Setup of build 92:
## top_module
module top_module(
    input  wire        clkr,
    input  wire        rst,
    input  wire        rxr,
    input  wire [4:0]  btnr,
    output wire        spr,
    output wire [7:0]  hr,
    output wire [7:0]  mr,
    output wire [4:0]  date,
    output wire [4:0]  month,
    output wire [7:0]  year,
    output wire [6:0]  seg,
    output wire [3:0]  an,
    output wire        dp
);
    reg [4:0] btnr_prev;
    reg [4:0] btnr_sync;
    wire btn_time_edge;
    wire btn_date_edge;
    wire btn_stopwatch;
    wire btn_sw_reset;       
    wire btn_sw_startstop;   
    always @(posedge clkr) begin
        if (rst) begin
            btnr_sync <= 5'b0;
            btnr_prev <= 5'b0;
        end else begin
            btnr_sync <= btnr;
            btnr_prev <= btnr_sync;
        end
    end
    assign btn_time_edge = btnr_sync[0] && !btnr_prev[0];
    assign btn_date_edge = btnr_sync[1] && !btnr_prev[1];
    assign btn_stopwatch = btnr_sync[2];   
    assign btn_sw_reset = btnr_sync[3] && !btnr_prev[3];      
    assign btn_sw_startstop = btnr_sync[4] && !btnr_prev[4];  
    reg tx_start;
    reg [7:0] tx_data;
    wire tx_busy;
    wire tx_out;
    uart_tx #(
        .BAUD_RATE(9600),
        .CLOCK_FREQ(153_600)
    ) uart_tx_inst (
        .clk(clkr),
        .rst(rst),
        .tx_start(tx_start),
        .tx_data(tx_data),
        .tx(tx_out),
        .tx_busy(tx_busy)
    );
    assign spr = tx_out;
    reg [1:0] tx_state;
    localparam TX_IDLE = 0, TX_WAIT_BUSY = 1, TX_WAIT_DONE = 2;
    always @(posedge clkr) begin
        if (rst) begin
  ...
Settings: LEC_CHECK=0, ABC_AREA=1, CAP_MARGIN=20, CORE_MARGIN=2, CORE_UTILIZATION=72, PLACE_DENSITY=0.78, SLEW_MARGIN=20; clock period 5.7 ns.
run.sh (not shown) runs the stock make flow with config.mk's settings and CLKGATE_MAP_FILE=.
Layout checks on build 92: not met. Flow itself completed; violations: setup timing.
Inputs modified between build 92 and build 59:
-- flow/config.mk --
<<< build 92, line 10
export CORE_MARGIN = 2
export CORE_UTILIZATION = 72
export PLACE_DENSITY = 0.78
export SLEW_MARGIN = 20
>>> build 59, line 10
export CORE_MARGIN = 2
export CORE_UTILIZATION = 66
export SLEW_MARGIN = 20
==> flow/constraint.sdc <==
create_clock -name core_clock -period 5.03 [get_ports {clkr}]
set_input_delay 1.0060 -clock core_clock [delete_from_list [all_inputs] [get_ports {clkr}]]
set_output_delay 1.0060 -clock core_clock [all_outputs]
set_load 0.01 [all_outputs]
## What came out
Status build 92: flow complete, layout not clean - setup timing. Build 59 had finished all stages when the layout checks came back failing, citing setup timing. | share of total power in combinational logic | higher: build 92 |. Diff build 59..build 92 | proportion of synthesized area in mux cells | unchanged. Peak per-stage delay on the critical path | build 59 below build 92. Area figure in the yosys stat output: build 59 vs build 92 — no meaningful difference. [compare] base=build 92 new=build 59: post-synthesis to final-layout area growth went up 3.3 points; via-per-instance ratio went down 15%. Re number of antenna-violating nets in the routed design: no difference whatsoever between build 59 and build 92. Comparing number of detailed-routing iterations run before antenna repair for build 92 and build 59, the bigger number came from build 92.
Input changes introduced in build 16 (baseline for comparison: build 59):
-- flow/config.mk --
<<< build 59, line 10
export CORE_MARGIN = 2
export CORE_UTILIZATION = 66
export SLEW_MARGIN = 20
>>> build 16, line 10
export CORE_MARGIN = 2
export CORE_UTILIZATION = 72
export PLACE_DENSITY = 0.35
export SLEW_MARGIN = 20
==> flow/constraint.sdc <==
create_clock -name core_clock -period 5.86 [get_ports {clkr}]
set_input_delay 1.1720 -clock core_clock [delete_from_list [all_inputs] [get_ports {clkr}]]
set_output_delay 1.1720 -clock core_clock [all_outputs]
set_load 0.01 [all_outputs]
Notes after the runs:
- Summary — final cell count, build 16 relative to build 59: lower, by about 6%.
- Taking build 59 as the reference, in build 16 final critical-path share of the clock period essentially unchanged, total of clock buffers placed in the layout increased 4, synthesized chip area reported by yosys essentially unchanged, share of total power in combinational logic decreased 2.2 points.
- Of build 59 and build 16, build 59 shows the lower sequential share of layout area, with build 16 above it.
- Ran to the end and failed final checks on setup timing: build 16.
- Wire length on met1 (build 16 over build 59): increase, 0.33%
- Area of the core region: build 59 and build 16 compared, higher one is build 59
### build 16 -> build 25
-- flow/config.mk --
<<< build 16, line 10
export CORE_MARGIN = 2
export CORE_UTILIZATION = 72
export PLACE_DENSITY = 0.35
export SLEW_MARGIN = 20
>>> build 25, line 10
export CORE_MARGIN = 2
export CORE_UTILIZATION = 65
export SLEW_MARGIN = 20
==> flow/constraint.sdc <==
create_clock -name core_clock -period 6.97 [get_ports {clkr}]
set_input_delay 1.3940 -clock core_clock [delete_from_list [all_inputs] [get_ports {clkr}]]
set_output_delay 1.3940 -clock core_clock [all_outputs]
set_load 0.01 [all_outputs]
Build 25 finished end to end and its layout was clean on timing, DRC and antenna. [diff] setup slack, build 25 relative to build 16: improvement. Summary — via count of the first global-routing pass, build 25 relative to build 16: lower, by 9.3%. Post-place instance area, build 25 and build 16: lower on build 25. Sort build 25 and build 16 by total power of the final layout asc -> top: build 25.
[inputs] build 83 vs build 25
-- flow/config.mk --
<<< build 25, line 7
export LEC_CHECK = 0
export ABC_AREA = 1
export CAP_MARGIN = 20
export CORE_MARGIN = 2
export CORE_UTILIZATION = 65
export SLEW_MARGIN = 20
>>> build 83, line 7
export LEC_CHECK = 0
export CAP_MARGIN = 20
export CORE_MARGIN = 2
export CORE_UTILIZATION = 40
export SLEW_MARGIN = 20
==> flow/constraint.sdc <==
create_clock -name core_clock -period 10.0 [get_ports {clkr}]
set_input_delay 2.0000 -clock core_clock [delete_from_list [all_inputs] [get_ports {clkr}]]
set_output_delay 2.0000 -clock core_clock [all_outputs]
set_load 0.01 [all_outputs]
==> results <==
- The flow did not stop early for build 83: all stages ran, and the layout cleared the timing, design-rule and antenna checks.
- Relative to build 25, share of synthesized cell area in and, or, nand and nor gates decreased by 6.9 points in build 83.
- Between build 25 and build 83, static leakage decreased.
- Global-route wire length before repair came out higher on build 83 than on build 25.
- Compared build 83 vs build 25, and critical path depth is down in build 83.
- Sort build 83 and build 25 by share of final layout cell area taken by non-clock buffers, ascending, and build 83 comes first.
- As far as tally of nets with antenna violations remaining after routing goes, build 83 and build 25 are indistinguishable; the numbers are identical.
- Layout clock buffer count ends up higher on build 83.
- In build 83 relative to build 25, number of tapcells had gone up by more than half.
- Looking at capture point of the critical path, the seg[0] result is from build 25; the seg[1] one comes from build 83.
- Looking at part of the total power dissipated in combinational logic, build 83 sits 22 points lower than build 25 does.
- The lower vias per cell of build 83 and build 25 is in build 25.
diff inputs: build 83 => build 58
-- flow/config.mk --
<<< build 83, line 7
export LEC_CHECK = 0
export CAP_MARGIN = 20
export CORE_MARGIN = 2
export CORE_UTILIZATION = 40
export SLEW_MARGIN = 20
>>> build 58, line 7
export LEC_CHECK = 0
export ABC_AREA = 1
export CAP_MARGIN = 20
export CORE_MARGIN = 2
export CORE_UTILIZATION = 58
export CTS_CLUSTER_DIAMETER = 400
export CTS_CLUSTER_SIZE = 99
export SETUP_SLACK_MARGIN = 2.71
export SLEW_MARGIN = 20
export TNS_END_PERCENT = 5
==> comparison <==
Net total in the final layout: build 58 vs build 83 up 256
In build 58 relative to build 83, global-route wire length before repair had gone down by a few percent.
Taking build 58 over build 83, the non-clock buffer count ratio works out to 1.08.
Build 83 vs build 58, master of the slowest instance on the critical path: sky130_fd_sc_hd__ha_1 vs sky130_fd_sc_hd__clkdlybuf4s50_1
The final reports for build 58 and build 83 show placed cell count higher in the former.
Relative to build 83, length of routed wiring on met1 has decreased by 1400 um in build 58.
On count of hold-fix buffers inserted at cts, build 83 tracks build 58 almost exactly.
Looking only at power, and setting everything else aside, the lower value of build 58 and build 83 goes to build 83.
Compared with build 83, in build 58 proportion of cell area occupied by registers higher, cell area after technology mapping moved down.
Diff build 83 -> build 58 | portion of the clock cycle consumed by the worst path in the final layout | decrease of 15 points
Build 58 ended up with more standard cells than build 83.


P:
top_module again, from the RTL that the note above started with.
make LEC_CHECK=0 CAP_MARGIN=20 CORE_MARGIN=2 CORE_UTILIZATION=40 SLEW_MARGIN=20 finish   # period 8.79 ns
diff inputs: P => Q
# P
export LEC_CHECK = 0
export CAP_MARGIN = 20
export CORE_MARGIN = 2
export CORE_UTILIZATION = 40
export SLEW_MARGIN = 20
create_clock -name core_clock -period 8.79 [get_ports {clkr}]
# Q
export LEC_CHECK = 0
export CAP_MARGIN = 20
export CORE_MARGIN = 2
export CORE_UTILIZATION = 70
export CTS_CLUSTER_SIZE = 35
export SLEW_MARGIN = 20
create_clock -name core_clock -period 8.14 [get_ports {clkr}]
Q: done, clean on timing, DRC and antenna. Going from P to Q, internal power consumption grew by a few percent. Changes observed in Q relative to P: worst setup slack now sits lower; hold path depth climbed 2; core utilization moved up; power drawn by the clock network shows an increase of about 4.4%; worst hold slack after final layout up 0.0091 ns. Power density relative to cell area went up by a little under 10% going from P to Q. Delta(area growth from synthesis to layout, Q - P) < 0. Share of the clock period used by the worst path after layout (higher): Q. Per the comparison of Q with P, design area moved down; placement row count moved down.


## run 1
Starting RTL as in the previous note.
make LEC_CHECK=0 CAP_MARGIN=40 CELL_PAD_IN_SITES_GLOBAL_PLACEMENT=3 CORE_MARGIN=6 CORE_UTILIZATION=40 CTS_CLUSTER_DIAMETER=80 CTS_CLUSTER_SIZE=69 HOLD_SLACK_MARGIN=0.29 MAX_ROUTING_LAYER=met4 MIN_ROUTING_LAYER=met2 SLEW_MARGIN=15 TNS_END_PERCENT=5 finish   # period 6.2 ns
The flow for run 1 finished, though final verification flagged design-rule violations.
For run 2, these inputs were changed with respect to run 1:
- clearing CTS_CLUSTER_SIZE, which used to be 69
- clearing CTS_CLUSTER_DIAMETER, which used to be 80
- swapping 15 for 10 in SLEW_MARGIN
- clearing MAX_ROUTING_LAYER, which used to be met4
- clearing TNS_END_PERCENT, which used to be 5
- clearing MIN_ROUTING_LAYER, which used to be met2
- swapping 6.2 for 10.0 in the clock period (ns, I/O delays scaled along)
### Flow results
Run 2 finished every step from synthesis to the final layout, and the layout passed the timing, design-rule and antenna checks.
Clock share of power for run 2: 0.9 points down relative to run 1
Run 1 → run 2: ratio of total power to cell area now smaller, finished layout cell area lost about 8%.
Diff run 1 and run 2: part of the cycle the worst path needs higher in run 1
Edits applied to the flow inputs when going from run 2 to run 3:
- clearing HOLD_SLACK_MARGIN, which used to be 0.29
- putting TNS_END_PERCENT at 5 where nothing was set
- swapping 6 for 9 in CORE_MARGIN
- swapping 40 for 58 in CORE_UTILIZATION
- swapping 40 for 20 in CAP_MARGIN
- swapping 10 for 20 in SLEW_MARGIN
- putting CTS_CLUSTER_SIZE at 99 where nothing was set
- clearing CELL_PAD_IN_SITES_GLOBAL_PLACEMENT, which used to be 3
- putting CTS_CLUSTER_DIAMETER at 400 where nothing was set
- putting CORE_ASPECT_RATIO at 0.5 where nothing was set
--- outcome ---
Relative slew slack in run 3 is 0.19 points below run 2.
Taking run 3 over run 2, the non-clock buffer count ratio works out to 0.938.
Lower final total power was reported by run 2, not run 3.
Relative to run 3, the following input files were edited for run 4:
- CTS_CLUSTER_SIZE changed from 99 to 48
- CORE_UTILIZATION changed from 58 to 40
- CTS_CLUSTER_DIAMETER removed (was 400)
- SETUP_SLACK_MARGIN newly set to 0.88
- TNS_END_PERCENT removed (was 5)
- CORE_ASPECT_RATIO removed (was 0.5)
- CORE_MARGIN changed from 9 to 2
[summary]
Per the comparison of run 4 with run 3, fraction of power consumed by the clock network lower; total instance count after detailed placement went up; wire length of the first global-routing pass shows an increase of about 2%; core utilization fell 22 points; number of fill cells in the layout went up by 1,076.
Modified inputs, run 5 compared to run 4
- changing CTS_CLUSTER_SIZE from 48 to 50
- changing CORE_UTILIZATION from 40 to 58
- setting MAX_ROUTING_LAYER to met4 for the first time
- setting TNS_END_PERCENT to 5 for the first time
- setting CTS_CLUSTER_DIAMETER to 46 for the first time
- removing SETUP_SLACK_MARGIN (formerly 0.88)
--- outcome ---
- Comparing run 5 and run 4, the higher clock power was measured on run 4.
- Compared with run 4, in run 5 die size decreased about 30%; final standard cell utilization of the core increased 20 points.
Power figures rest on the tool's default switching activity, not on a simulated workload.
